[flow/design.v]
module MAC(
	clk,
	rst_n,
	in_valid,
	in_mode,
	in_act,
	in_wgt,
	out_act_idx,
	out_wgt_idx,
	out_idx,
    out_valid,
	out_data,
	out_finish
);
input clk, rst_n, in_valid, in_mode;
input [0:7][3:0] in_act;
input [0:8][3:0] in_wgt;
output logic [3:0] out_act_idx, out_wgt_idx, out_idx;
output logic out_valid, out_finish;
output logic [0:7][11:0] out_data;
logic cs, ns;
logic mode;
logic [3:0] cnt_reg, cnt, cnt_nxt;
logic [0:7][0:7][3:0] in;  
logic [0:9][0:9][3:0] act;  
logic [0:8][3:0] wgt;
logic [0:7][0:8][3:0] a;
logic [0:8][3:0] w;
logic [0:7][11:0] d;
logic [0:7][11:0] data;
logic [2:0] out_cnt;  
logic out_valid_nxt;
always @(*) begin
	case (cs)
	0: ns = (in_valid)? 1 : cs;
	1: ns = (out_finish)? 0 : cs;
	endcase
end
always @(posedge clk or negedge rst_n) begin
	if (~rst_n) begin
		cs <= 0;
	end else begin
		cs <= ns;
	end
end
always @(posedge clk or negedge rst_n) begin
	if (~rst_n) begin
		mode <= 0;
	end else if (in_valid) begin  
		mode <= in_mode;
	end	else begin  
		mode <= mode;
	end
end
assign out_act_idx = cnt;
assign out_wgt_idx = cnt + 1;
always @(*) begin
	if (in_valid) begin
		cnt_nxt = 0;
	end else if (cnt == 15) begin 
		cnt_nxt = 0;
	end else begin
		cnt_nxt = cnt + 1;
	end
end
always @(posedge clk or negedge rst_n) begin
	if (!rst_n) begin
		cnt <= 0;
		cnt_reg <= 0;
	end
	else begin
		cnt <= cnt_nxt;
		cnt_reg <= cnt;
	end
end
genvar i;
genvar j;
generate
	for (i = 0; i < 8; i = i + 1) begin  
		for (j = 0; j < 8; j = j + 1) begin  
			always @(posedge clk or negedge rst_n) begin
				if (~rst_n) begin
					in[i][j] <= 0;
				end else if (i == out_act_idx) begin  
					in[i][j] <= in_act[j];
				end else begin
					in[i][j] <= in[i][j];  
				end
			end
		end
	end
endgenerate
generate
	for(i = 0;i<10; i = i+1)begin
		assign act[0][i] = 0;
		assign act[9][i] = 0;
		assign act[i][0] = 0;
		assign act[i][9] = 0;
	end
	for (i = 1; i < 9; i = i + 1) begin
		for (j = 1; j < 9; j = j + 1) begin
			assign act[i][j] = in[i-1][j-1]; 
		end
	end
endgenerate
generate
	for (i = 0; i < 9; i = i + 1) begin  
		always @(posedge clk or negedge rst_n) begin  
			if (~rst_n) begin
				wgt[i] <= 0;
			end else begin
				wgt[i] <= in_wgt[i];
			end
		end
	end
endgenerate
always @(*) begin
	if (mode) begin  
		case (cnt - 2)  
		0:begin  
			for (integer n = 0; n < 8; n = n + 1) begin
				a[n][0] = act[0][n];
				a[n][1] = act[0][n + 1];
				a[n][2] = act[0][n + 2];
				a[n][3] = act[1][n];
				a[n][4] = act[1][n + 1];
				a[n][5] = act[1][n + 2];
				a[n][6] = act[2][n];
				a[n][7] = act[2][n + 1];
				a[n][8] = act[2][n + 2];
			end
		end
		1:begin  
			for (integer n = 0; n < 8; n = n + 1) begin
				a[n][0] = act[1][n];
				a[n][1] = act[1][n + 1];
				a[n][2] = act[1][n + 2];
				a[n][3] = act[2][n];
				a[n][4] = act[2][n + 1];
				a[n][5] = act[2][n + 2];
				a[n][6] = act[3][n];
				a[n][7] = act[3][n + 1];
				a[n][8] = act[3][n + 2];
			end
		end
		2:begin  
			for (integer n = 0; n < 8; n = n + 1) begin
				a[n][0] = act[2][n];
				a[n][1] = act[2][n + 1];
				a[n][2] = act[2][n + 2];
				a[n][3] = act[3][n];
				a[n][4] = act[3][n + 1];
				a[n][5] = act[3][n + 2];
				a[n][6] = act[4][n];
				a[n][7] = act[4][n + 1];
				a[n][8] = act[4][n + 2];
			end
		end
		3:begin  
			for (integer n = 0; n < 8; n = n + 1) begin
				a[n][0] = act[3][n];
				a[n][1] = act[3][n + 1];
				a[n][2] = act[3][n + 2];
				a[n][3] = act[4][n];
				a[n][4] = act[4][n + 1];
				a[n][5] = act[4][n + 2];
				a[n][6] = act[5][n];
				a[n][7] = act[5][n + 1];
				a[n][8] = act[5][n + 2];
			end
		end
		4:begin  
			for (integer n = 0; n < 8; n = n + 1) begin
				a[n][0] = act[4][n];
				a[n][1] = act[4][n + 1];
				a[n][2] = act[4][n + 2];
				a[n][3] = act[5][n];
				a[n][4] = act[5][n + 1];
				a[n][5] = act[5][n + 2];
				a[n][6] = act[6][n];
				a[n][7] = act[6][n + 1];
				a[n][8] = act[6][n + 2];
			end
		end
		5:begin  
			for (integer n = 0; n < 8; n = n + 1) begin
				a[n][0] = act[5][n];
				a[n][1] = act[5][n + 1];
				a[n][2] = act[5][n + 2];
				a[n][3] = act[6][n];
				a[n][4] = act[6][n + 1];
				a[n][5] = act[6][n + 2];
				a[n][6] = act[7][n];
				a[n][7] = act[7][n + 1];
				a[n][8] = act[7][n + 2];
			end
		end
		6:begin  
			for (integer n = 0; n < 8; n = n + 1) begin
				a[n][0] = act[6][n];
				a[n][1] = act[6][n + 1];
				a[n][2] = act[6][n + 2];
				a[n][3] = act[7][n];
				a[n][4] = act[7][n + 1];
				a[n][5] = act[7][n + 2];
				a[n][6] = act[8][n];
				a[n][7] = act[8][n + 1];
				a[n][8] = act[8][n + 2];
			end
		end
		7:begin  
			for (integer n = 0; n < 8; n = n + 1) begin
				a[n][0] = act[7][n];
				a[n][1] = act[7][n + 1];
				a[n][2] = act[7][n + 2];
				a[n][3] = act[8][n];
				a[n][4] = act[8][n + 1];
				a[n][5] = act[8][n + 2];
				a[n][6] = act[9][n];
				a[n][7] = act[9][n + 1];
				a[n][8] = act[9][n + 2];
			end
		end
		default:begin  
			for (integer n = 0; n < 8; n = n + 1) begin
				for (integer m = 0; m < 9; m = m + 1) begin
					a[n][m] = 0;
				end
			end
		end
		endcase
	end else begin  
		for (integer n = 0; n < 8; n = n + 1) begin
			for (integer m = 0; m < 9; m = m + 1) begin
				a[n][m] = act [n + 1][m + 1];
			end
		end
	end
end
generate
	for (i = 0; i < 9; i = i + 1) begin
		always @(*) begin
			w[i] = wgt[i];  
			if (~mode) begin  
				if (i == 8) begin
					w[i] = 0;
				end
			end
		end
	end
endgenerate
genvar n;
generate
	for (n = 0; n < 8; n = n + 1) begin  
		always @(*) begin
			data[n] =  a[n][0]*w[0] + a[n][1]*w[1] + a[n][2]*w[2] + a[n][3]*w[3] + a[n][4]*w[4] + a[n][5]*w[5] + a[n][6]*w[6] + a[n][7]*w[7] + a[n][8]*w[8];
		end
	end
endgenerate
generate
	for (i = 0; i < 8; i = i + 1) begin
		always @(posedge clk or negedge rst_n) begin
			if (~rst_n) begin  
				out_data[i] <= 0;
			end else begin  
				out_data[i] <= data[i];
			end
		end
	end
endgenerate
assign out_cnt = (mode)? (cnt - 2) : (cnt - 8);  
always @(*) begin
	out_valid_nxt = 0;
	if (in_valid) begin
		out_valid_nxt = 0;
	end else if (mode && cs) begin  
		out_valid_nxt = ((cnt >= 2) && (cnt <= 9));
	end else if (~mode && cs) begin  
		out_valid_nxt = ((cnt >= 8) && (cnt <= 15));
	end
end
always @(posedge clk or negedge rst_n) begin
	if (~rst_n) begin  
		out_valid <= 0;
	end else begin 
		out_valid <= out_valid_nxt;
	end 
end
always @(posedge clk or negedge rst_n) begin
	if (~rst_n) begin
		out_idx[2:0] <= 0;
	end else begin
		out_idx[2:0] <= out_cnt;  
	end
end
always @(posedge clk or negedge rst_n) begin
	if (~rst_n) begin
		out_idx[3] <= 0;
	end else begin
		out_idx[3] <= ~mode;  
	end
end
always @(posedge clk or negedge rst_n) begin
	if (~rst_n) begin
		out_finish <= 0;
	end else begin
		out_finish <= out_valid && (out_cnt == 7);  
	end
end
endmodule
[flow/run.sh]
#!/bin/bash
# the make line also repeats each setting of config.mk as NAME=value (left out here)
make -C /OpenROAD-flow-scripts/flow DESIGN_CONFIG=/design/flow/config.mk WORK_HOME=/design/flow/orfs CLKGATE_MAP_FILE= finish
[flow/config.mk]
export PLATFORM = sky130hd
export DESIGN_NAME = MAC
export DESIGN_NICKNAME = MAC
export VERILOG_FILES = /design/flow/design.v
export SDC_FILE = /design/flow/constraint.sdc
export NUM_CORES = 4
export LEC_CHECK = 0
export CAP_MARGIN = 20
export CORE_MARGIN = 5
export CORE_UTILIZATION = 48
export CTS_CLUSTER_DIAMETER = 340
export GPL_ROUTABILITY_DRIVEN = 0
export SLEW_MARGIN = 20
[flow/constraint.sdc]
create_clock -name core_clock -period 8.4 [get_ports {clk}]
set_input_delay 1.6800 -clock core_clock [delete_from_list [all_inputs] [get_ports {clk}]]
set_output_delay 1.6800 -clock core_clock [all_outputs]
set_load 0.01 [all_outputs]
==> results_slide.txt, run 1 <==
Run Summary

Run status
  – Status: timing/DRC/antenna clean

CTS
  – Reg clk slew, reported paths: 0.06 ns
  – Sink Count: 400
  – Hold_buf cts: 0
  – Htree depth: 2
  – TritonCTS clock tree: done
  – Root Buffer: clkbuf_16
  – Late-Pin Clk Latency: 0.73 ns
  – Total CTS buffers: 51
  – CTS max path bufs: 3

Final timing
  – Setup TNS: 0 ns
  – Slew Limit Fails: 0
  – Fmax: 121 MHz
  – Max-slew headroom: 0.223
  – Worst slew pin tran: 1.17 ns
  – Fin. Hold Viols: 0
  – Worst Clk Skew: 0.0627 ns
  – Crit path time final: 8.26 ns
  – Final number of setup-violating endpoints: 0
  – Final period utilization: 0.983

Placement
  – Detailed Place HPWL: 199 mm
  – Placed Cells incl. Taps: 8247
  – Port buffer count: 181

Logic synthesis
  – Synth unique cells: 71
  – AND-OR/OR-AND Cells, Area Fraction: 0.0727
  – Main area contributors: fa_1, dfrtp_1, ha_1, inv_1, mux2_2
  – Seq/Total Area, Yosys: 0.161
  – Most common cell in the synthesized netlist: inv_1
  – Synth warnings: 1
  – Synth Area in XOR/XNOR: 0.00678
  – Post-synth top area share: 0.323
  – Adder share: 0.442
  – Simple Share, Synth: 0.162
  – Synth area leader: fa_1
  – Main logic family: adder cells
  – Commonest cells in the netlist: inv_1, fa_1, ha_1, dfrtp_1, and3_1
  – Synth mux share: 0.0465
  – Number of enable flip-flop cells: 0
  – Mapped Cells: 6408
  – Asr flop ratio synth: 1.00
  – Main flop type: dfrtp_1
  – Yosys cell count: 6408
  – Mapped Nets: 8073
  – Post-Syn Area: 62000 um2
  – Syn avg cell area: 9.68 um2
  – Yosys synthesis chip area: 62000 um2
  – Registers, synthesis: 400

Final layout
  – FILL cells: 11.6k
  – Final std cells w/o fill: 8381
  – Area grow syn2layout: 12.3%
  – Nets: 8260
  – Layout Utilization: 0.544

GRT
  – Initial antenna violation count: 30
  – Total gr overflow: 0
  – GRT Resource Usage Total: 0.361
  – Global-route wire length before repair: 359 mm
  – Largest net degree at the start of global routing: 158
  – Vias in the first global route: 53.0k

Route
  – Vias: 51.5k
  – Vias per inst: 6.14
  – Routed len/inst: 29.6 um
  – Initial drt markers: 7090
  – DRT Pass-1 Iters: 14
  – DRT Wirelength: 248 mm
  – DRT antenna net count: 0
  – Residual DRC: 0

Floorplan
  – Core area: 128000 um2
  – # rows: 131
  – Io pins: 182
  – Die extent in y: 369 um
  – Die Area: 136000 um2
  – Die Width: 369 um
  – Starting density of the core: 0.484

Setup path
  – Crit path capture type: register
  – Reg2reg setup slack: 0.14 ns
  – WP data arrival: 8.84 ns
  – Stages on worst setup path: 27
  – Worst r2r src: cnt[2]
  – R2r endpoint: out_data[8]
  – Crit path max-delay family: adder cells
  – CP Buf/Inv Count: 6
  – Worst-path maximum fanout: 31
  – Delay of the slowest cell on the worst path: 0.68 ns
  – Crit. Startpoint: cnt[2]
  – Crit path DRT: 8.99 ns
  – Slowest CP cell: a2111oi_2
  – Worst Setup EP: out_data[8]
  – Reg2Reg Depth: 27
  – Critical path class: register to register
  – Most common cell on crit path: fa_1
  – Worst setup SP type: register

Hold path
  – Hold EP: cs
  – Hold/Removal Path Class: register to register
  – Hold Startpoint: cs
  – Cell depth of the worst hold path: 1

Run
  – Count of tool warnings: 56
  – Total of max-cap violations: 0
## routing by layer
metal / global-route usage / share of wire / wire length, um
met1: 0.438 / 0.35 / 87000
met2: 0.541 / 0.43 / 106000
met3: 0.116 / 0.13 / 31200
met4: 0.257 / 0.095 / 23500
met5: 0.00285 / 0.0011 / 276
## area by class of cell
| type | instances | area, um2 | share of cell area |
|---|---|---|---|
| Antenna cell | 17 | 42.5 | 0.000611 |
| Timing Repair Buffer | 534 | 5190 | 0.0745 |
| Clock buffer | 60 | 1370 | 0.0197 |
| Clock inverter | 33 | 462 | 0.00663 |
| Sequential cell | 400 | 10000 | 0.144 |
| Tap cell | 1729 | 2160 | 0.0311 |
| Inverter | 1280 | 4800 | 0.0690 |
| Multi-Input combinational cell | 4328 | 45600 | 0.655 |
## metrics by stage
step	hold slack, ns	area (um2)	setup WS [ns]
2_1_floorplan	0.432	62000	0.253
3_3_place_gp	0.447	67300	-0.182
3_5_place_dp	0.461	67300	-0.307
4_1_cts	0.470	69100	0.00518
5_1_grt	0.497	69600	-0.0372
6_report	0.467	69600	0.144
## timing repair
item                       in CTS  in global routing
resized                        12                 78
setup endpoints to repair      19                 43
buffers inserted                0                 18
pin swaps                       0                 21
cloned                          0                  6
==> run 2, diff against run 1 <==
CELL_PAD_IN_SITES_DETAIL_PLACEMENT = 0   (was default)
CELL_PAD_IN_SITES_GLOBAL_PLACEMENT = 2   (was default)
CORE_MARGIN = 8   (was 5)
CORE_UTILIZATION = 51   (was 48)
CTS_CLUSTER_DIAMETER = 20   (was 340)
GPL_ROUTABILITY_DRIVEN = default   (was 0)
PLACE_DENSITY_LB_ADDON = 0.03   (was default)
SETUP_SLACK_MARGIN = 1.0   (was default)
SLEW_MARGIN = 30   (was 20)
clock period = 8.31 ns   (was 8.4 ns; I/O delays follow)
==> run 2 against run 1 <==
Sequential share of layout area fell by 1.4 points. Worst setup slack better by 0.020 ns. Global-route usage up 6.4 points. Register-to-register slack improved by 0.02 ns. Critical path depth is 2 higher. Sequential cell count unchanged. First-iteration DRC count is 8.7% lower. Critical path type unchanged. Critical endpoint unchanged.
==> results_slide.txt, run 2 <==
Run Summary

Setup path
  – Crit path DRT: 8.97 ns (was 8.99 ns)
  – Worst r2r src: cnt[2] (unchanged)
  – Crit path max-delay family: adder cells (unchanged)
  – CP Buf/Inv Count: 8 (was 6)
  – Most common cell on crit path: fa_1 (unchanged)
  – Critical path class: register to register (unchanged)
  – Crit path capture type: register (unchanged)
  – WP data arrival: 8.81 ns (was 8.84 ns)
  – Worst-path maximum fanout: 10 (was 31)
  – Crit. Startpoint: cnt[2] (unchanged)
  – Delay of the slowest cell on the worst path: 0.60 ns (was 0.68 ns)
  – Worst Setup EP: out_data[8] (unchanged)
  – Worst setup SP type: register (unchanged)
  – Reg2Reg Depth: 29 (was 27)
  – R2r endpoint: out_data[8] (unchanged)
  – Stages on worst setup path: 29 (was 27)
  – Slowest CP cell: fa_1 (was a2111oi_2)
  – Reg2reg setup slack: 0.16 ns (was 0.14 ns)

Logic synthesis
  – Main logic family: adder cells (unchanged)
  – Post-synth top area share: 0.323 (unchanged)
  – Commonest cells in the netlist: inv_1, fa_1, ha_1, dfrtp_1, and3_1 (unchanged)
  – Yosys synthesis chip area: 62000 um2 (unchanged)
  – Synth area leader: fa_1 (unchanged)
  – Adder share: 0.442 (unchanged)
  – Syn avg cell area: 9.68 um2 (unchanged)
  – Main flop type: dfrtp_1 (unchanged)
  – Asr flop ratio synth: 1.00 (unchanged)
  – Mapped Nets: 8073 (unchanged)
  – Yosys cell count: 6408 (unchanged)
  – Registers, synthesis: 400 (unchanged)
  – Synth mux share: 0.0465 (unchanged)
  – Post-Syn Area: 62000 um2 (unchanged)
  – Main area contributors: fa_1, dfrtp_1, ha_1, inv_1, mux2_2 (unchanged)
  – Number of enable flip-flop cells: 0 (unchanged)
  – Synth Area in XOR/XNOR: 0.00678 (unchanged)
  – Seq/Total Area, Yosys: 0.161 (unchanged)
  – AND-OR/OR-AND Cells, Area Fraction: 0.0727 (unchanged)
  – Simple Share, Synth: 0.162 (unchanged)
  – Synth unique cells: 71 (unchanged)
  – Synth warnings: 1 (unchanged)
  – Most common cell in the synthesized netlist: inv_1 (unchanged)
  – Mapped Cells: 6408 (unchanged)

Placement
  – Port buffer count: 181 (unchanged)
  – Pre-CTS setup slack: -0.322 ns (was -0.307 ns)
  – Routability cong.: 1.04
  – Detailed Place HPWL: 227 mm (was 199 mm)

Run
  – Count of tool warnings: 59 (was 56)
  – Total of max-cap violations: 0 (unchanged)

Final timing
  – Worst slew pin tran: 1.13 ns (was 1.17 ns)
  – Fmax: 123 MHz (was 121 MHz)
  – Fin. Hold Viols: 0 (unchanged)
  – Final setup margin: 0.164 ns (was 0.144 ns)
  – Worst Clk Skew: 0.0824 ns (was 0.0627 ns)
  – Final number of setup-violating endpoints: 0 (unchanged)
  – Max-slew headroom: 0.246 (was 0.223)
  – RSZ-0062 raised after global routing: yes
  – Slew Limit Fails: 0 (unchanged)
  – Final period utilization: 0.980 (was 0.983)
  – Crit path time final: 8.15 ns (was 8.26 ns)

GRT
  – Initial antenna violation count: 29 (was 30)
  – Total gr overflow: 0 (unchanged)
  – GRT Resource Usage Total: 0.424 (was 0.361)
  – Global-route wire length before repair: 400 mm (was 359 mm)
  – Vias in the first global route: 55.9k (was 53.0k)
  – Largest net degree at the start of global routing: 155 (was 158)

Hold path
  – Cell depth of the worst hold path: 1 (unchanged)
  – Hold Startpoint: cs (unchanged)
  – Hold/Removal Path Class: register to register (unchanged)
  – Hold EP: cs (unchanged)

Floorplan
  – Die Area: 133000 um2 (was 136000 um2)
  – Die Width: 365 um (was 369 um)
  – Core area: 121000 um2 (was 128000 um2)
  – Starting density of the core: 0.511 (was 0.484)
  – Die extent in y: 365 um (was 369 um)
  – Io pins: 182 (unchanged)
  – # rows: 128 (was 131)

Route
  – DRT Pass-1 Iters: 15 (was 14)
  – Vias: 53.9k (was 51.5k)
  – DRT antenna net count: 0 (unchanged)
  – DRT Wirelength: 286 mm (was 248 mm)
  – Residual DRC: 0 (unchanged)
  – Routed len/inst: 32.8 um (was 29.6 um)
  – Initial drt markers: 6473 (was 7090)
  – Vias per inst: 6.18 (was 6.14)

CTS
  – Reg clk slew, reported paths: 0.04 ns (was 0.06 ns)
  – Sink Count: 400 (unchanged)
  – Htree depth: 4 (was 2)
  – CTS max path bufs: 3 (unchanged)
  – Hold_buf cts: 0 (unchanged)
  – TritonCTS clock tree: done (unchanged)
  – Total CTS buffers: 158 (was 51)
  – Late-Pin Clk Latency: 0.83 ns (was 0.73 ns)
  – Root Buffer: clkbuf_16 (unchanged)

Final layout
  – Area grow syn2layout: 24.8% (was 12.3%)
  – Layout Utilization: 0.638 (was 0.544)
  – Nets: 8608 (was 8260)

Run status
  – Status: timing/DRC/antenna clean (unchanged)
==> run 2: layout make-up <==
| class | count | area [um2] |
|---|---|---|
| well taps | 1625 | 2030 |
| flip-flops and latches | 400 | 10000 |
| fillers | 10100 | 43900 |
| clock buffers | 231 | 4520 |
| multi-input cells | 4334 | 47400 |
| clock inverters | 55 | 603 |
| repair buffers | 769 | 7900 |
| inverters | 1280 | 4810 |
| diodes | 19 | 47.5 |
==> run 2: through the flow <==
| step | area, um2 | setup TNS [ns] | hold WS [ns] | instances |
|---|---|---|---|---|
| after floorplan | 63000 | 0 | 0.432 | 6408 |
| after global placement | 68900 | -1.79 | 0.444 | 8247 |
| after detailed placement | 68900 | -2.50 | 0.466 | 8247 |
| after CTS | 75500 | 0 | 0.486 | 8608 |
| after global routing | 77300 | -0.102 | 0.538 | 8696 |
| final | 77400 | 0 | 0.487 | 8713 |
==> run 2: what timing repair did <==
item	CTS	global route
gates resized	208	292
buffers inserted	62	79
setup endpoints to repair	67	66
cloned	13	7
hold endpoints to repair	0	0
pin swaps	96	210
==> run 2: layer usage <==
metal | up-vias | track usage | wire [um]
li1 | 21900 | - | -
met1 | 27300 | 0.499 | 99500
met2 | 3547 | 0.649 | 125000
met3 | 1109 | 0.121 | 30900
met4 | 14 | 0.340 | 29600
met5 | - | 0 | 100
==> run 3, diff against run 2 <==
CAP_MARGIN = 25   (was 20)
CELL_PAD_IN_SITES_DETAIL_PLACEMENT = default   (was 0)
CELL_PAD_IN_SITES_GLOBAL_PLACEMENT = 0   (was 2)
CORE_ASPECT_RATIO = 0.73   (was default)
CORE_MARGIN = 2   (was 8)
CORE_UTILIZATION = 58   (was 51)
CTS_CLUSTER_DIAMETER = default   (was 20)
GPL_TIMING_DRIVEN = 1   (was default)
PLACE_DENSITY_LB_ADDON = default   (was 0.03)
SETUP_SLACK_MARGIN = 1.77   (was 1.0)
SLEW_MARGIN = 20   (was 30)
clock period = 9.98 ns   (was 8.31 ns; I/O delays follow)
==> run 3 against run 2 <==
Utilization rose by 2.3 points. Fmax shrank 1.6%. Register-to-register slack better by 1.5 ns. Worst setup slack improved by 1.5 ns. First-iteration DRC count increased by 27%. Sequential cell count is the same. Wire length is 6.9% lower. Global-route usage up 5.7 points. Synthesized cell count unchanged. Critical path depth fell by 2. Critical endpoint is now out_data[21]. Largest cell class unchanged.
==> results_slide.txt, run 3 <==
Run Summary

Final timing
  – RSZ-0062 raised after global routing: yes (unchanged)
  – Worst hold slack: 0.452 ns (was 0.487 ns)
  – Setup TNS: 0 ns (unchanged)
  – Crit path time final: 8.28 ns (was 8.15 ns)
  – Final number of setup-violating endpoints: 0 (unchanged)
  – Fin. Hold Viols: 0 (unchanged)
  – Final period utilization: 0.829 (was 0.980)
  – Max-slew headroom: 0.220 (was 0.246)
  – Final setup margin: 1.70 ns (was 0.164 ns)
  – Fmax: 121 MHz (was 123 MHz)
  – Worst slew pin tran: 1.17 ns (was 1.13 ns)
  – Worst Clk Skew: 0.0569 ns (was 0.0824 ns)
  – Slew Limit Fails: 0 (unchanged)

GRT
  – Total gr overflow: 0 (unchanged)
  – Initial antenna violation count: 25 (was 29)
  – Global-route wire length before repair: 375 mm (was 400 mm)
  – GRT Resource Usage Total: 0.481 (was 0.424)
  – Largest net degree at the start of global routing: 135 (was 155)
  – Vias in the first global route: 52.4k (was 55.9k)

Logic synthesis
  – Synth warnings: 1 (unchanged)
  – Asr flop ratio synth: 1.00 (unchanged)
  – Number of enable flip-flop cells: 0 (unchanged)
  – Main logic family: adder cells (unchanged)
  – Main flop type: dfrtp_1 (unchanged)
  – Synth mux share: 0.0465 (unchanged)
  – Simple Share, Synth: 0.162 (unchanged)
  – Main area contributors: fa_1, dfrtp_1, ha_1, inv_1, mux2_2 (unchanged)
  – Registers, synthesis: 400 (unchanged)
  – Yosys synthesis chip area: 62000 um2 (unchanged)
  – Syn avg cell area: 9.68 um2 (unchanged)
  – Post-Syn Area: 62000 um2 (unchanged)
  – Synth unique cells: 71 (unchanged)
  – Post-synth top area share: 0.323 (unchanged)
  – Most common cell in the synthesized netlist: inv_1 (unchanged)
  – Adder share: 0.442 (unchanged)
  – Yosys cell count: 6408 (unchanged)
  – Mapped Cells: 6408 (unchanged)
  – Commonest cells in the netlist: inv_1, fa_1, ha_1, dfrtp_1, and3_1 (unchanged)
  – Synth area leader: fa_1 (unchanged)
  – Synth Area in XOR/XNOR: 0.00678 (unchanged)
  – AND-OR/OR-AND Cells, Area Fraction: 0.0727 (unchanged)
  – Mapped Nets: 8073 (unchanged)
  – Seq/Total Area, Yosys: 0.161 (unchanged)

Floorplan
  – Die Area: 110000 um2 (was 133000 um2)
  – Starting density of the core: 0.585 (was 0.511)
  – Die extent in y: 283 um (was 365 um)
  – # rows: 102 (was 128)
  – Die Width: 387 um (was 365 um)
  – Io pins: 182 (unchanged)
  – Core area: 106000 um2 (was 121000 um2)

Setup path
  – Crit. Startpoint: cnt[1] (was cnt[2])
  – Reg2Reg Depth: 27 (was 29)
  – Crit path capture type: register (unchanged)
  – Worst Setup EP: out_data[21] (was out_data[8])
  – Worst setup SP type: register (unchanged)
  – Worst-path maximum fanout: 22 (was 10)
  – Reg2reg setup slack: 1.70 ns (was 0.16 ns)
  – Most common cell on crit path: fa_1 (unchanged)
  – R2r endpoint: out_data[21] (was out_data[8])
  – WP data arrival: 8.84 ns (was 8.81 ns)
  – Worst r2r src: cnt[1] (was cnt[2])
  – Delay of the slowest cell on the worst path: 0.57 ns (was 0.60 ns)
  – Stages on worst setup path: 27 (was 29)
  – Critical path class: register to register (unchanged)
  – CP Buf/Inv Count: 7 (was 8)
  – Slowest CP cell: fa_1 (unchanged)
  – Crit path max-delay family: adder cells (unchanged)
  – Crit path DRT: 10.55 ns (was 8.97 ns)

CTS
  – CTS max path bufs: 3 (unchanged)
  – Reg clk slew, reported paths: 0.07 ns (was 0.04 ns)
  – Late-Pin Clk Latency: 0.71 ns (was 0.83 ns)
  – Root Buffer: clkbuf_16 (unchanged)
  – Htree depth: 2 (was 4)
  – Sink Count: 400 (unchanged)
  – Total CTS buffers: 49 (was 158)
  – Hold_buf cts: 0 (unchanged)
  – TritonCTS clock tree: done (unchanged)

Final layout
  – FILL cells: 8642 (was 10.1k)
  – Register area: 10000 um2 (unchanged)
  – Logic area: 46600 um2 (was 47400 um2)
  – Area grow syn2layout: 13.0% (was 24.8%)
  – Nets: 8264 (was 8608)

Route
  – Routed len/inst: 32.9 um (was 32.8 um)
  – Residual DRC: 0 (unchanged)
  – DRT Pass-1 Iters: 13 (was 15)
  – Initial drt markers: 8230 (was 6473)
  – DRT Wirelength: 266 mm (was 286 mm)
  – Vias per inst: 6.60 (was 6.18)
  – Vias: 53.3k (was 53.9k)
  – DRT antenna net count: 0 (unchanged)

Run
  – Total of max-cap violations: 0 (unchanged)
  – Count of tool warnings: 61 (was 59)

Hold path
  – Hold/Removal Path Class: register to register (unchanged)
  – Hold EP: cs (unchanged)
  – Cell depth of the worst hold path: 1 (unchanged)
  – Hold Startpoint: out_finish (was cs)

Run status
  – Status: timing/DRC/antenna clean (unchanged)

Placement
  – Port buffer count: 181 (unchanged)
  – Routability cong.: 1.06 (was 1.04)
  – Detailed Place HPWL: 199 mm (was 227 mm)
  – Pre-CTS setup slack: 0.664 ns (was -0.322 ns)
run 3: timing repair:
| item | 4_1_cts | 5_1_grt |
|---|---|---|
| pin swaps | 47 | 86 |
| gates cloned | 17 | 9 |
| endpoints found under the setup margin | 65 | 41 |
| gates resized | 164 | 193 |
| buffers inserted | 88 | 76 |
run 3: metal layers:
layer	track usage	vias to the layer above	part of all wire
met5	0.0152	-	0.0029
met4	0.245	21	0.069
met3	0.246	1008	0.17
met2	0.637	4601	0.39
met1	0.638	26500	0.37
li1	-	21200	-
run 3: metrics by stage:
stage,instance area (um2),cells,utilization
4_1_cts,68300,7952,0.644
3_5_place_dp,65200,7758,0.615
5_1_grt,70000,8047,0.660
3_3_place_gp,65100,7757,0.614
6_report,70100,8070,0.661
2_1_floorplan,62000,6408,-
run 3: area by class of cell:
type,instances,share of cell area
multi-input cells,4342,0.664
flip-flops and latches,400,0.143
repair buffers,526,0.0737
inverters,1280,0.0686
well taps,1404,0.0251
clock buffers,63,0.0194
clock inverters,26,0.00489
diodes,29,0.00104
==> run 4, diff against run 3 <==
ABC_AREA = 1   (was default)
CAP_MARGIN = 20   (was 25)
CELL_PAD_IN_SITES_GLOBAL_PLACEMENT = default   (was 0)
CORE_ASPECT_RATIO = default   (was 0.73)
CORE_UTILIZATION = 72   (was 58)
CTS_CLUSTER_DIAMETER = 382   (was default)
CTS_CLUSTER_SIZE = 10   (was default)
GPL_TIMING_DRIVEN = default   (was 1)
SETUP_SLACK_MARGIN = 0.88   (was 1.77)
TNS_END_PERCENT = 10   (was default)
clock period = 4.4 ns   (was 9.98 ns; I/O delays follow)
==> run 4 against run 3 <==
The flow now stops in global routing (5_1_grt). Synthesized area fell by 1.2%. Synthesized cell count rose by 18%. Die area fell by 20%.
==> results_slide.txt, run 4 <==
Implementation Results

Logic synthesis
  – Main logic family: adder cells (unchanged)
  – Most common cell in the synthesized netlist: inv_1 (unchanged)
  – Synth area leader: fa_1 (unchanged)
  – Main flop type: dfrtp_1 (unchanged)
  – Syn avg cell area: 8.09 um2 (was 9.68 um2)
  – Post-synth top area share: 0.326 (was 0.323)
  – Simple Share, Synth: 0.242 (was 0.162)
  – Asr flop ratio synth: 1.00 (unchanged)
  – Adder share: 0.448 (was 0.442)
  – Synth warnings: 1 (unchanged)
  – Synth unique cells: 37 (was 71)
  – Synth Area in XOR/XNOR: 0.00629 (was 0.00678)
  – AND-OR/OR-AND Cells, Area Fraction: 0.0278 (was 0.0727)
  – Main area contributors: fa_1, dfrtp_1, ha_1, inv_1, nand3_1 (was fa_1, dfrtp_1, ha_1, inv_1, mux2_2)
  – Registers, synthesis: 400 (unchanged)
  – Synth mux share: 0 (was 0.0465)
  – Mapped Cells: 7571 (was 6408)
  – Mapped Nets: 9236 (was 8073)
  – Post-Syn Area: 61300 um2 (was 62000 um2)
  – Commonest cells in the netlist: inv_1, nor2_1, nand2_1, nand3_1, fa_1 (was inv_1, fa_1, ha_1, dfrtp_1, and3_1)
  – Yosys cell count: 7571 (was 6408)
  – Yosys synthesis chip area: 61300 um2 (was 62000 um2)
  – Seq/Total Area, Yosys: 0.163 (was 0.161)
  – Number of enable flip-flop cells: 0 (unchanged)

Floorplan
  – Io pins: 182 (unchanged)
  – Die Width: 296 um (was 387 um)
  – Die extent in y: 296 um (was 283 um)
  – # rows: 106 (was 102)
  – Die Area: 87400 um2 (was 110000 um2)
  – Starting density of the core: 0.730 (was 0.585)
  – Core area: 84000 um2 (was 106000 um2)

CTS
  – Total CTS buffers: 45 (was 49)
  – CTS max path bufs: 3 (unchanged)
  – Sink Count: 400 (unchanged)
  – Htree depth: 2 (unchanged)
  – Hold_buf cts: 0 (unchanged)
  – Root Buffer: clkbuf_16 (unchanged)

Placement
  – Pre-CTS setup slack: -3.86 ns (was 0.664 ns)
  – Port buffer count: 181 (unchanged)
  – Detailed Place HPWL: 239 mm (was 199 mm)
  – Dpl cell area: 75100 um2 (was 65200 um2)
  – Routability cong.: 1.33 (was 1.06)

Run status
  – Stage reached: global routing (5_1_grt)
  – Error: [ERROR GRT-0116] Global routing finished with congestion. Check the congestion regions in the DRC Viewer.
  – Status: did not finish (was timing/DRC/antenna clean)

GRT
  – Total gr overflow: 2522
  – GRT Resource Usage Total: 0.919
## run 4: timing repair
action	in CTS
gates resized	374
cloned	13
endpoints found under the hold margin	0
setup buffers	47
pin swaps	115
endpoints found under the setup margin	96
## run 4: routing by layer
| metal | track usage | overflow |
|---|---|---|
| met5 | 0.702 | 24 |
| met3 | 0.822 | 205 |
| met4 | 0.939 | 647 |
| met1 | 0.879 | 203 |
| met2 | 1.05 | 1443 |
## run 4: stage by stage
| stage | util | std cells | hold slack [ns] |
|---|---|---|---|
| after CTS | 0.935 | 9996 | 0.217 |
| after detailed placement | 0.895 | 9886 | 0.460 |
| after global placement | 0.895 | 9886 | 0.449 |
| after floorplan | - | 7571 | 0.475 |
==> run 5, diff against run 4 <==
ABC_AREA = default   (was 1)
CORE_UTILIZATION = 57   (was 72)
CTS_CLUSTER_DIAMETER = default   (was 382)
CTS_CLUSTER_SIZE = default   (was 10)
SETUP_SLACK_MARGIN = 1.3   (was 0.88)
TNS_END_PERCENT = default   (was 10)
clock period = 6.89 ns   (was 4.4 ns; I/O delays follow)
==> run 5 against run 4 <==
The layout now fails its checks (negative setup slack). Synthesized cell count is 15% lower. Synthesized area is 1.2% higher. Die area is 27% higher.
==> results_slide.txt, run 5 <==
Run Summary

Final timing
  – RSZ-0062 raised after global routing: yes
  – Final number of setup-violating endpoints: 73
  – Worst Clk Skew: 0.0784 ns
  – Worst hold slack: 0.462 ns
  – Max-slew headroom: 0.316
  – Final period utilization: 1.20
  – Fin. Hold Viols: 0
  – Final setup margin: -1.41 ns
  – Slew Limit Fails: 0
  – Fmax: 120 MHz
  – Worst slew pin tran: 1.02 ns
  – Crit path time final: 8.30 ns

CTS
  – CTS max path bufs: 3 (unchanged)
  – Sink Count: 400 (unchanged)
  – Htree depth: 2 (unchanged)
  – TritonCTS clock tree: done
  – Hold_buf cts: 0 (unchanged)
  – Total CTS buffers: 50 (was 45)
  – Late-Pin Clk Latency: 0.76 ns
  – Reg clk slew, reported paths: 0.06 ns
  – Root Buffer: clkbuf_16 (unchanged)

Setup path
  – Delay of the slowest cell on the worst path: 0.57 ns
  – Crit path capture type: register
  – CP Buf/Inv Count: 11
  – Slowest CP cell: fa_2
  – Most common cell on crit path: fa_1
  – Critical path class: register to register
  – WP data arrival: 8.89 ns
  – Crit path max-delay family: adder cells
  – Worst-path maximum fanout: 6
  – Reg2Reg Depth: 31
  – Worst setup SP type: register
  – Worst Setup EP: out_data[10]
  – Stages on worst setup path: 31
  – R2r endpoint: out_data[10]
  – Crit. Startpoint: cnt[2]
  – Worst r2r src: cnt[2]
  – Reg2reg setup slack: -1.41 ns
  – Crit path DRT: 7.48 ns

Logic synthesis
  – Post-synth top area share: 0.323 (was 0.326)
  – Synth unique cells: 71 (was 37)
  – Registers, synthesis: 400 (unchanged)
  – Mapped Nets: 8073 (was 9236)
  – Main area contributors: fa_1, dfrtp_1, ha_1, inv_1, mux2_2 (was fa_1, dfrtp_1, ha_1, inv_1, nand3_1)
  – Most common cell in the synthesized netlist: inv_1 (unchanged)
  – Synth Area in XOR/XNOR: 0.00678 (was 0.00629)
  – Post-Syn Area: 62000 um2 (was 61300 um2)
  – Simple Share, Synth: 0.162 (was 0.242)
  – Main logic family: adder cells (unchanged)
  – Synth warnings: 1 (unchanged)
  – Commonest cells in the netlist: inv_1, fa_1, ha_1, dfrtp_1, and3_1 (was inv_1, nor2_1, nand2_1, nand3_1, fa_1)
  – Mapped Cells: 6408 (was 7571)
  – Syn avg cell area: 9.68 um2 (was 8.09 um2)
  – Synth mux share: 0.0465 (was 0)
  – Yosys synthesis chip area: 62000 um2 (was 61300 um2)
  – Seq/Total Area, Yosys: 0.161 (was 0.163)
  – AND-OR/OR-AND Cells, Area Fraction: 0.0727 (was 0.0278)
  – Number of enable flip-flop cells: 0 (unchanged)
  – Yosys cell count: 6408 (was 7571)
  – Main flop type: dfrtp_1 (unchanged)
  – Asr flop ratio synth: 1.00 (unchanged)
  – Synth area leader: fa_1 (unchanged)
  – Adder share: 0.442 (was 0.448)

Placement
  – Dpl cell area: 74500 um2 (was 75100 um2)
  – Port buffer count: 181 (unchanged)
  – Detailed Place HPWL: 226 mm (was 239 mm)
  – Routability cong.: 1.09 (was 1.33)

Route
  – DRT Wirelength: 287 mm
  – Vias per inst: 6.33
  – Routed len/inst: 31.9 um
  – Residual DRC: 0
  – Initial drt markers: 7281
  – DRT antenna net count: 0
  – Vias: 56.9k
  – DRT Pass-1 Iters: 9

Final layout
  – Layout Utilization: 0.754
  – Nets: 9191
  – Register area: 10000 um2
  – Logic area: 48700 um2
  – Area grow syn2layout: 30.8%
  – FILL cells: 7418
  – Fin area: 81100 um2

Floorplan
  – Io pins: 182 (unchanged)
  – Die Width: 334 um (was 296 um)
  – Die extent in y: 334 um (was 296 um)
  – Starting density of the core: 0.577 (was 0.730)
  – # rows: 120 (was 106)
  – Die Area: 111000 um2 (was 87400 um2)
  – Core area: 108000 um2 (was 84000 um2)

Run
  – Count of tool warnings: 57
  – Total of max-cap violations: 0

GRT
  – GRT Resource Usage Total: 0.507
  – Global-route wire length before repair: 402 mm
  – Vias in the first global route: 59.4k
  – Largest net degree at the start of global routing: 110
  – Total gr overflow: 0
  – Initial antenna violation count: 37

Hold path
  – Hold EP: cs
  – Hold/Removal Path Class: register to register
  – Hold Startpoint: out_finish
  – Cell depth of the worst hold path: 1

Run status
  – SO Faults: negative setup slack
  – Status: complete, but fails checks (was did not finish)
## run 5: repair_timing
action                     CTS  global route
setup buffers               85            61
pin swaps                  214           310
resized                    374           424
cloned                       6             6
setup endpoints to repair   87            87
## run 5: per-stage QoR
stage / cells / setup TNS, ns / setup WS, ns
after floorplan: 6408 / -27.91 / -0.810
after global placement: 8719 / -60.48 / -1.22
after detailed placement: 8719 / -69.34 / -1.36
after CTS: 8904 / -59.27 / -1.24
after global routing: 8972 / -80.25 / -1.51
final: 8994 / -71.40 / -1.41
## run 5: routing by layer
metal  GRT usage  part of all wire
met1       0.589              0.33
met2       0.744              0.42
met3       0.186              0.14
met4       0.436              0.11
met5           0            0.0013
## run 5: layout make-up
| cell class | count | area share |
|---|---|---|
| multi-input combinational | 4327 | 0.600 |
| clock inverter | 30 | 0.00528 |
| clock buffer | 64 | 0.0176 |
| antenna | 23 | 0.000710 |
| tap | 1403 | 0.0216 |
| timing repair buffer | 1467 | 0.172 |
| inverter | 1280 | 0.0593 |
| sequential | 400 | 0.124 |
==> run 6, diff against run 5 <==
CORE_UTILIZATION = 66   (was 57)
SETUP_SLACK_MARGIN = -0.55   (was 1.3)
clock period = 8.25 ns   (was 6.89 ns; I/O delays follow)
==> run 6 against run 5 <==
Still fails the layout checks on negative setup slack. Clock-buffer cell count increased by 2. Worst setup slack gained 1.0 ns. First-iteration DRC count grew 23%. Global-route usage is 4.9 points higher. Die area fell by 13%. Fmax down 3.9%. Synthesized area stayed put. Wire length is 7.0% lower. Cell count shrank 11%. Sequential cell count unchanged.
==> results_slide.txt, run 6 <==
Run Summary

CTS
  – Late-Pin Clk Latency: 0.71 ns (was 0.76 ns)
  – Reg clk slew, reported paths: 0.06 ns (about the same)
  – Hold_buf cts: 0 (unchanged)
  – CTS max path bufs: 3 (unchanged)
  – Total CTS buffers: 49 (was 50)
  – TritonCTS clock tree: done (unchanged)
  – Htree depth: 2 (unchanged)
  – Root Buffer: clkbuf_16 (unchanged)
  – Sink Count: 400 (unchanged)

Setup path
  – Reg2Reg Depth: 28 (was 31)
  – Crit path max-delay family: adder cells (unchanged)
  – Stages on worst setup path: 28 (was 31)
  – Worst r2r src: cnt[1] (was cnt[2])
  – Most common cell on crit path: fa_1 (unchanged)
  – Crit. Startpoint: cnt[1] (was cnt[2])
  – Crit path capture type: register (unchanged)
  – R2r endpoint: out_data[9] (was out_data[10])
  – Worst Setup EP: out_data[9] (was out_data[10])
  – WP data arrival: 9.24 ns (was 8.89 ns)
  – Crit path DRT: 8.86 ns (was 7.48 ns)
  – Slowest CP cell: fa_1 (was fa_2)
  – Worst-path maximum fanout: 21 (was 6)
  – Delay of the slowest cell on the worst path: 0.52 ns (was 0.57 ns)
  – CP Buf/Inv Count: 7 (was 11)
  – Critical path class: register to register (unchanged)
  – Reg2reg setup slack: -0.39 ns (was -1.41 ns)
  – Worst setup SP type: register (unchanged)

Logic synthesis
  – Mapped Cells: 6408 (unchanged)
  – Simple Share, Synth: 0.162 (unchanged)
  – Synth unique cells: 71 (unchanged)
  – Synth Area in XOR/XNOR: 0.00678 (unchanged)
  – Post-synth top area share: 0.323 (unchanged)
  – Main area contributors: fa_1, dfrtp_1, ha_1, inv_1, mux2_2 (unchanged)
  – Mapped Nets: 8073 (unchanged)
  – Synth mux share: 0.0465 (unchanged)
  – Commonest cells in the netlist: inv_1, fa_1, ha_1, dfrtp_1, and3_1 (unchanged)
  – Main flop type: dfrtp_1 (unchanged)
  – Asr flop ratio synth: 1.00 (unchanged)
  – Main logic family: adder cells (unchanged)
  – Yosys cell count: 6408 (unchanged)
  – Synth warnings: 1 (unchanged)
  – Adder share: 0.442 (unchanged)
  – Seq/Total Area, Yosys: 0.161 (unchanged)
  – AND-OR/OR-AND Cells, Area Fraction: 0.0727 (unchanged)
  – Syn avg cell area: 9.68 um2 (unchanged)
  – Post-Syn Area: 62000 um2 (unchanged)
  – Registers, synthesis: 400 (unchanged)
  – Yosys synthesis chip area: 62000 um2 (unchanged)
  – Most common cell in the synthesized netlist: inv_1 (unchanged)
  – Number of enable flip-flop cells: 0 (unchanged)
  – Synth area leader: fa_1 (unchanged)

GRT
  – Vias in the first global route: 57.9k (was 59.4k)
  – Global-route wire length before repair: 385 mm (was 402 mm)
  – Largest net degree at the start of global routing: 141 (was 110)
  – GRT Resource Usage Total: 0.557 (was 0.507)
  – Initial antenna violation count: 46 (was 37)
  – Total gr overflow: 0 (unchanged)

Placement
  – Port buffer count: 181 (unchanged)
  – Dpl cell area: 67300 um2 (was 74500 um2)
  – Detailed Place HPWL: 208 mm (was 226 mm)
  – Placed Cells incl. Taps: 7820 (was 8719)
  – Routability cong.: 1.12 (was 1.09)

Final timing
  – Fmax: 116 MHz (was 120 MHz)
  – Final number of setup-violating endpoints: 37 (was 73)
  – Final setup margin: -0.385 ns (was -1.41 ns)
  – Final period utilization: 1.05 (was 1.20)
  – Fin. Hold Viols: 0 (unchanged)
  – Worst Clk Skew: 0.0315 ns (was 0.0784 ns)
  – Crit path time final: 8.64 ns (was 8.30 ns)
  – Slew Limit Fails: 0 (unchanged)
  – Setup TNS: -8.89 ns (was -71.40 ns)
  – Max-slew headroom: 0.123 (was 0.316)
  – Worst slew pin tran: 1.32 ns (was 1.02 ns)

Final layout
  – Final std cells w/o fill: 7972 (was 8994)
  – Area grow syn2layout: 11.5% (was 30.8%)
  – Nets: 8284 (was 9191)
  – FILL cells: 6336 (was 7418)
  – Fin area: 69100 um2 (was 81100 um2)
  – Layout Utilization: 0.742 (was 0.754)
  – Register area: 10000 um2 (about the same)
  – Logic area: 45400 um2 (was 48700 um2)

Hold path
  – Hold Startpoint: out_finish (unchanged)
  – Cell depth of the worst hold path: 1 (unchanged)
  – Hold EP: cs (unchanged)
  – Hold/Removal Path Class: register to register (unchanged)

Floorplan
  – Die Area: 96400 um2 (was 111000 um2)
  – Core area: 93200 um2 (was 108000 um2)
  – # rows: 112 (was 120)
  – Die Width: 311 um (was 334 um)
  – Io pins: 182 (unchanged)
  – Starting density of the core: 0.665 (was 0.577)
  – Die extent in y: 311 um (was 334 um)

Route
  – DRT antenna net count: 0 (unchanged)
  – Routed len/inst: 33.4 um (was 31.9 um)
  – Vias: 54.9k (was 56.9k)
  – DRT Wirelength: 267 mm (was 287 mm)
  – Initial drt markers: 8955 (was 7281)
  – DRT Pass-1 Iters: 12 (was 9)
  – Vias per inst: 6.89 (was 6.33)
  – Residual DRC: 0 (unchanged)

Run status
  – SO Faults: negative setup slack (unchanged)
  – Status: complete, but fails checks (unchanged)

Run
  – Count of tool warnings: 58 (was 57)
  – Total of max-cap violations: 0 (unchanged)
-- run 6: cell type report --
| cell class | count | area share |
|---|---|---|
| sequential | 400 | 0.145 |
| antenna | 60 | 0.00217 |
| clock buffer | 66 | 0.0195 |
| inverter | 1280 | 0.0695 |
| multi-input combinational | 4326 | 0.657 |
| clock inverter | 24 | 0.00369 |
| tap | 1254 | 0.0227 |
| timing repair buffer | 562 | 0.0800 |
-- run 6: metrics by stage --
stage	hold slack, ns	worst slack [ns]
2_1_floorplan	0.432	0.103
3_3_place_gp	0.434	-0.345
3_5_place_dp	0.445	-0.358
4_1_cts	0.453	-0.332
5_1_grt	0.477	-0.550
6_report	0.461	-0.385
-- run 6: timing repair --
action,in CTS,in global routing
resized,0,12
setup endpoints to repair,0,16
buffers inserted,0,2
-- run 6: metal layers --
metal	share of wire	track usage	up-vias
met2	0.42	0.791	5032
met3	0.15	0.239	1807
met4	0.12	0.535	22
met1	0.31	0.623	26800
li1	-	-	21200
met5	0.00095	0.00593	-
==> run 7, diff against run 6 <==
CAP_MARGIN = 25   (was 20)
CELL_PAD_IN_SITES_GLOBAL_PLACEMENT = 0   (was default)
CORE_ASPECT_RATIO = 0.73   (was default)
CORE_UTILIZATION = 72   (was 66)
CTS_CLUSTER_SIZE = 48   (was default)
GPL_TIMING_DRIVEN = 1   (was default)
MAX_ROUTING_LAYER = met4   (was default)
PLACE_DENSITY_LB_ADDON = 0.0   (was default)
SETUP_SLACK_MARGIN = -0.65   (was -0.55)
TNS_END_PERCENT = 60   (was default)
clock period = 6.96 ns   (was 8.25 ns; I/O delays follow)
==> run 7 against run 6 <==
The run now fails in global routing (5_1_grt). Synthesized area unchanged. Die area decreased by 8.2%. Synthesized cell count unchanged.
==> results_slide.txt, run 7 <==
Implementation Results

CTS
  – CTS max path bufs: 3 (unchanged)
  – Total CTS buffers: 46 (was 49)
  – Root Buffer: clkbuf_16 (unchanged)
  – Htree depth: 2 (unchanged)
  – Sink Count: 400 (unchanged)
  – Hold_buf cts: 0 (unchanged)

Logic synthesis
  – Simple Share, Synth: 0.162 (unchanged)
  – Most common cell in the synthesized netlist: inv_1 (unchanged)
  – Synth unique cells: 71 (unchanged)
  – Commonest cells in the netlist: inv_1, fa_1, ha_1, dfrtp_1, and3_1 (unchanged)
  – Main flop type: dfrtp_1 (unchanged)
  – Asr flop ratio synth: 1.00 (unchanged)
  – Post-Syn Area: 62000 um2 (unchanged)
  – Mapped Cells: 6408 (unchanged)
  – Synth mux share: 0.0465 (unchanged)
  – Synth Area in XOR/XNOR: 0.00678 (unchanged)
  – Yosys synthesis chip area: 62000 um2 (unchanged)
  – Seq/Total Area, Yosys: 0.161 (unchanged)
  – Registers, synthesis: 400 (unchanged)
  – Main area contributors: fa_1, dfrtp_1, ha_1, inv_1, mux2_2 (unchanged)
  – Mapped Nets: 8073 (unchanged)
  – Number of enable flip-flop cells: 0 (unchanged)
  – Synth area leader: fa_1 (unchanged)
  – Main logic family: adder cells (unchanged)
  – AND-OR/OR-AND Cells, Area Fraction: 0.0727 (unchanged)
  – Syn avg cell area: 9.68 um2 (unchanged)
  – Post-synth top area share: 0.323 (unchanged)
  – Adder share: 0.442 (unchanged)
  – Yosys cell count: 6408 (unchanged)
  – Synth warnings: 1 (unchanged)

Placement
  – Placed Cells incl. Taps: 8265 (was 7820)
  – Port buffer count: 181 (unchanged)
  – Routability cong.: 1.27 (was 1.12)
  – Detailed Place HPWL: 223 mm (was 208 mm)
  – Pre-CTS setup slack: -1.43 ns (was -0.358 ns)

Run status
  – Stage reached: global routing (5_1_grt)
  – Error: [ERROR GRT-0116] Global routing finished with congestion. Check the congestion regions in the DRC Viewer.
  – Status: did not finish (was complete, but fails checks)

GRT
  – Total gr overflow: 8
  – GRT Resource Usage Total: 0.753

Floorplan
  – # rows: 91 (was 112)
  – Core area: 84900 um2 (was 93200 um2)
  – Die Width: 347 um (was 311 um)
  – Die extent in y: 255 um (was 311 um)
  – Io pins: 182 (unchanged)
  – Die Area: 88500 um2 (was 96400 um2)
  – Starting density of the core: 0.730 (was 0.665)
-- run 7: per-layer routing --
layer | GRT usage | GRT overflow
met1 | 0.738 | 0
met4 | 0.699 | 3
met5 | - | -
met3 | 0.605 | 3
met2 | 0.912 | 2
-- run 7: stage by stage --
stage / TNS (ns) / cell area (um2)
after floorplan: -28.47 / 62400
after global placement: -49.79 / 72400
after detailed placement: -67.71 / 72400
after CTS: -55.76 / 74900
-- run 7: timing repair --
item,CTS
gates cloned,8
resized,183
endpoints found under the hold margin,0
buffers inserted,40
pin swaps,58
endpoints found under the setup margin,65
==> run 8, diff against run 7 <==
CORE_ASPECT_RATIO = 1.65   (was 0.73)
CORE_UTILIZATION = 67   (was 72)
CTS_CLUSTER_SIZE = default   (was 48)
SETUP_SLACK_MARGIN = 1.77   (was -0.65)
TNS_END_PERCENT = 5   (was 60)
clock period = 8.95 ns   (was 6.96 ns; I/O delays follow)
==> run 8 against run 7 <==
The flow again stops in global routing (5_1_grt). Die area increased by 7.4%. Synthesized cell count unchanged. Synthesized area unchanged.
==> results_slide.txt, run 8 <==
Implementation Results

Logic synthesis
  – Registers, synthesis: 400 (unchanged)
  – Number of enable flip-flop cells: 0 (unchanged)
  – Main flop type: dfrtp_1 (unchanged)
  – Mapped Nets: 8073 (unchanged)
  – Post-Syn Area: 62000 um2 (unchanged)
  – Synth mux share: 0.0465 (unchanged)
  – Yosys cell count: 6408 (unchanged)
  – Simple Share, Synth: 0.162 (unchanged)
  – Adder share: 0.442 (unchanged)
  – Main logic family: adder cells (unchanged)
  – Synth Area in XOR/XNOR: 0.00678 (unchanged)
  – Most common cell in the synthesized netlist: inv_1 (unchanged)
  – Post-synth top area share: 0.323 (unchanged)
  – Syn avg cell area: 9.68 um2 (unchanged)
  – Synth warnings: 1 (unchanged)
  – Synth area leader: fa_1 (unchanged)
  – Seq/Total Area, Yosys: 0.161 (unchanged)
  – AND-OR/OR-AND Cells, Area Fraction: 0.0727 (unchanged)
  – Synth unique cells: 71 (unchanged)
  – Main area contributors: fa_1, dfrtp_1, ha_1, inv_1, mux2_2 (unchanged)
  – Asr flop ratio synth: 1.00 (unchanged)
  – Commonest cells in the netlist: inv_1, fa_1, ha_1, dfrtp_1, and3_1 (unchanged)
  – Mapped Cells: 6408 (unchanged)
  – Yosys synthesis chip area: 62000 um2 (unchanged)

Placement
  – Routability cong.: 1.16 (was 1.27)
  – Placed Cells incl. Taps: 7634 (was 8265)
  – Pre-CTS setup slack: 0.138 ns (was -1.43 ns)
  – Dpl cell area: 65700 um2 (was 72400 um2)
  – Port buffer count: 181 (unchanged)
  – Detailed Place HPWL: 216 mm (was 223 mm)

Run status
  – Status: did not finish (unchanged)
  – Error: [ERROR GRT-0116] Global routing finished with congestion. Check the congestion regions in the DRC Viewer. (unchanged)
  – Stage reached: global routing (5_1_grt) (unchanged)

CTS
  – Sink Count: 400 (unchanged)
  – Total CTS buffers: 44 (was 46)
  – CTS max path bufs: 3 (unchanged)
  – Hold_buf cts: 0 (unchanged)
  – Root Buffer: clkbuf_16 (unchanged)
  – Htree depth: 2 (unchanged)

GRT
  – Total gr overflow: 56
  – GRT Resource Usage Total: 0.715

Floorplan
  – Core area: 92000 um2 (was 84900 um2)
  – Io pins: 182 (unchanged)
  – Die Width: 241 um (was 347 um)
  – Die extent in y: 395 um (was 255 um)
  – Die Area: 95100 um2 (was 88500 um2)
  – # rows: 143 (was 91)
  – Starting density of the core: 0.674 (was 0.730)
[run 8: through the flow]
step	util
floorplan	-
global placement	0.714
detailed placement	0.714
CTS	0.759
[run 8: routing by layer]
layer	overflow	GRT usage
met1	0	0.732
met2	29	0.891
met3	1	0.455
met4	26	0.706
met5	-	-
[run 8: repair_timing]
item                                    in CTS
cloned                                      23
endpoints found under the setup margin      79
resized                                    263
pin swaps                                  115
setup buffers                              132
==> run 9, diff against run 8 <==
CAP_MARGIN = 20   (was 25)
CELL_PAD_IN_SITES_GLOBAL_PLACEMENT = default   (was 0)
CORE_ASPECT_RATIO = default   (was 1.65)
CORE_UTILIZATION = 40   (was 67)
GPL_TIMING_DRIVEN = default   (was 1)
MAX_ROUTING_LAYER = default   (was met4)
PLACE_DENSITY_LB_ADDON = default   (was 0.0)
SETUP_SLACK_MARGIN = default   (was 1.77)
TNS_END_PERCENT = default   (was 5)
clock period = 9.45 ns   (was 8.95 ns; I/O delays follow)
==> run 9 against run 8 <==
Synthesized area is the same. Die area grew 66%. Now clean on timing, DRC and antenna. Synthesized cell count is the same.
==> results_slide.txt, run 9 <==
Run Summary

Hold path
  – Hold/Removal Path Class: register to register
  – Hold Startpoint: cs
  – Hold EP: cs
  – Cell depth of the worst hold path: 1

Logic synthesis
  – AND-OR/OR-AND Cells, Area Fraction: 0.0727 (unchanged)
  – Yosys synthesis chip area: 62000 um2 (unchanged)
  – Commonest cells in the netlist: inv_1, fa_1, ha_1, dfrtp_1, and3_1 (unchanged)
  – Main area contributors: fa_1, dfrtp_1, ha_1, inv_1, mux2_2 (unchanged)
  – Synth warnings: 1 (unchanged)
  – Simple Share, Synth: 0.162 (unchanged)
  – Most common cell in the synthesized netlist: inv_1 (unchanged)
  – Post-synth top area share: 0.323 (unchanged)
  – Syn avg cell area: 9.68 um2 (unchanged)
  – Yosys cell count: 6408 (unchanged)
  – Post-Syn Area: 62000 um2 (unchanged)
  – Synth Area in XOR/XNOR: 0.00678 (unchanged)
  – Seq/Total Area, Yosys: 0.161 (unchanged)
  – Registers, synthesis: 400 (unchanged)
  – Main logic family: adder cells (unchanged)
  – Main flop type: dfrtp_1 (unchanged)
  – Synth mux share: 0.0465 (unchanged)
  – Synth area leader: fa_1 (unchanged)
  – Adder share: 0.442 (unchanged)
  – Number of enable flip-flop cells: 0 (unchanged)
  – Mapped Cells: 6408 (unchanged)
  – Synth unique cells: 71 (unchanged)
  – Mapped Nets: 8073 (unchanged)
  – Asr flop ratio synth: 1.00 (unchanged)

GRT
  – GRT Resource Usage Total: 0.329
  – Initial antenna violation count: 34
  – Total gr overflow: 0
  – Vias in the first global route: 52.3k
  – Largest net degree at the start of global routing: 184
  – Global-route wire length before repair: 373 mm

Placement
  – Routability cong.: 1.07 (was 1.16)
  – Pre-CTS setup slack: 0.452 ns (was 0.138 ns)
  – Port buffer count: 181 (unchanged)
  – Dpl cell area: 66100 um2 (was 65700 um2)
  – Detailed Place HPWL: 207 mm (was 216 mm)

Final timing
  – Max-slew headroom: 0.148
  – Fin. Hold Viols: 0
  – Setup TNS: 0 ns
  – Slew Limit Fails: 0
  – Crit path time final: 9.17 ns
  – Worst slew pin tran: 1.28 ns
  – Fmax: 109 MHz
  – Worst Clk Skew: 0.0767 ns
  – Final setup margin: 0.284 ns
  – Final number of setup-violating endpoints: 0
  – RSZ-0062 raised after global routing: no
  – Final period utilization: 0.970

Route
  – Vias per inst: 5.92
  – Residual DRC: 0
  – DRT antenna net count: 0
  – DRT Wirelength: 260 mm
  – Vias: 50.4k
  – Initial drt markers: 6068
  – DRT Pass-1 Iters: 10
  – Routed len/inst: 30.6 um

Setup path
  – R2r endpoint: out_data[47]
  – WP data arrival: 9.77 ns
  – Reg2Reg Depth: 25
  – Crit. Startpoint: cnt[3]
  – Worst r2r src: cnt[3]
  – CP Buf/Inv Count: 6
  – Delay of the slowest cell on the worst path: 0.62 ns
  – Reg2reg setup slack: 0.28 ns
  – Crit path DRT: 10.05 ns
  – Worst Setup EP: out_data[47]
  – Slowest CP cell: and2_2
  – Worst-path maximum fanout: 57
  – Crit path capture type: register
  – Worst setup SP type: register
  – Stages on worst setup path: 25
  – Critical path class: register to register
  – Crit path max-delay family: adder cells
  – Most common cell on crit path: fa_1

Floorplan
  – Die Width: 398 um (was 241 um)
  – Io pins: 182 (unchanged)
  – # rows: 144 (was 143)
  – Core area: 154000 um2 (was 92000 um2)
  – Die Area: 158000 um2 (was 95100 um2)
  – Die extent in y: 398 um (was 395 um)
  – Starting density of the core: 0.403 (was 0.674)

Run status
  – Status: timing/DRC/antenna clean (was did not finish)

CTS
  – CTS max path bufs: 3 (unchanged)
  – Sink Count: 400 (unchanged)
  – Htree depth: 2 (unchanged)
  – TritonCTS clock tree: done
  – Late-Pin Clk Latency: 0.74 ns
  – Total CTS buffers: 54 (was 44)
  – Root Buffer: clkbuf_16 (unchanged)
  – Reg clk slew, reported paths: 0.07 ns
  – Hold_buf cts: 0 (unchanged)

Run
  – Count of tool warnings: 54
  – Total of max-cap violations: 0

Final layout
  – Fin area: 68000 um2
  – Area grow syn2layout: 9.66%
  – Nets: 8085
  – FILL cells: 14.9k
-- run 9: area by class of cell --
class                           instances  area [um2]  area share
Antenna cell                           14        35.0    0.000515
Clock buffer                           67        1460      0.0215
Clock inverter                         33         432     0.00635
Inverter                             1280        4800      0.0707
Tap cell                             2044        2560      0.0376
Multi-Input combinational cell       4326       45400       0.668
Sequential cell                       400       10000       0.147
Timing Repair Buffer                  358        3270      0.0481
-- run 9: metrics by stage --
stage / hold WS, ns / utilization / instances
2_1_floorplan: 0.432 / - / 6408
3_3_place_gp: 0.447 / 0.429 / 8408
3_5_place_dp: 0.458 / 0.429 / 8408
4_1_cts: 0.468 / 0.441 / 8508
5_1_grt: 0.497 / 0.441 / 8508
6_report: 0.480 / 0.441 / 8522
-- run 9: metal layers --
layer	global-route usage	wire length, um	vias to the layer above
met5	0	144	-
met4	0.209	20400	20
met3	0.0868	28100	792
met2	0.507	115000	3122
met1	0.411	96900	25800
li1	-	-	20700
-- run 9: repair_timing --
| item | 4_1_cts | 5_1_grt |
|---|---|---|
| buffers inserted | 0 | 0 |
| setup endpoints to repair | 0 | 7 |
| gates resized | 0 | 1 |
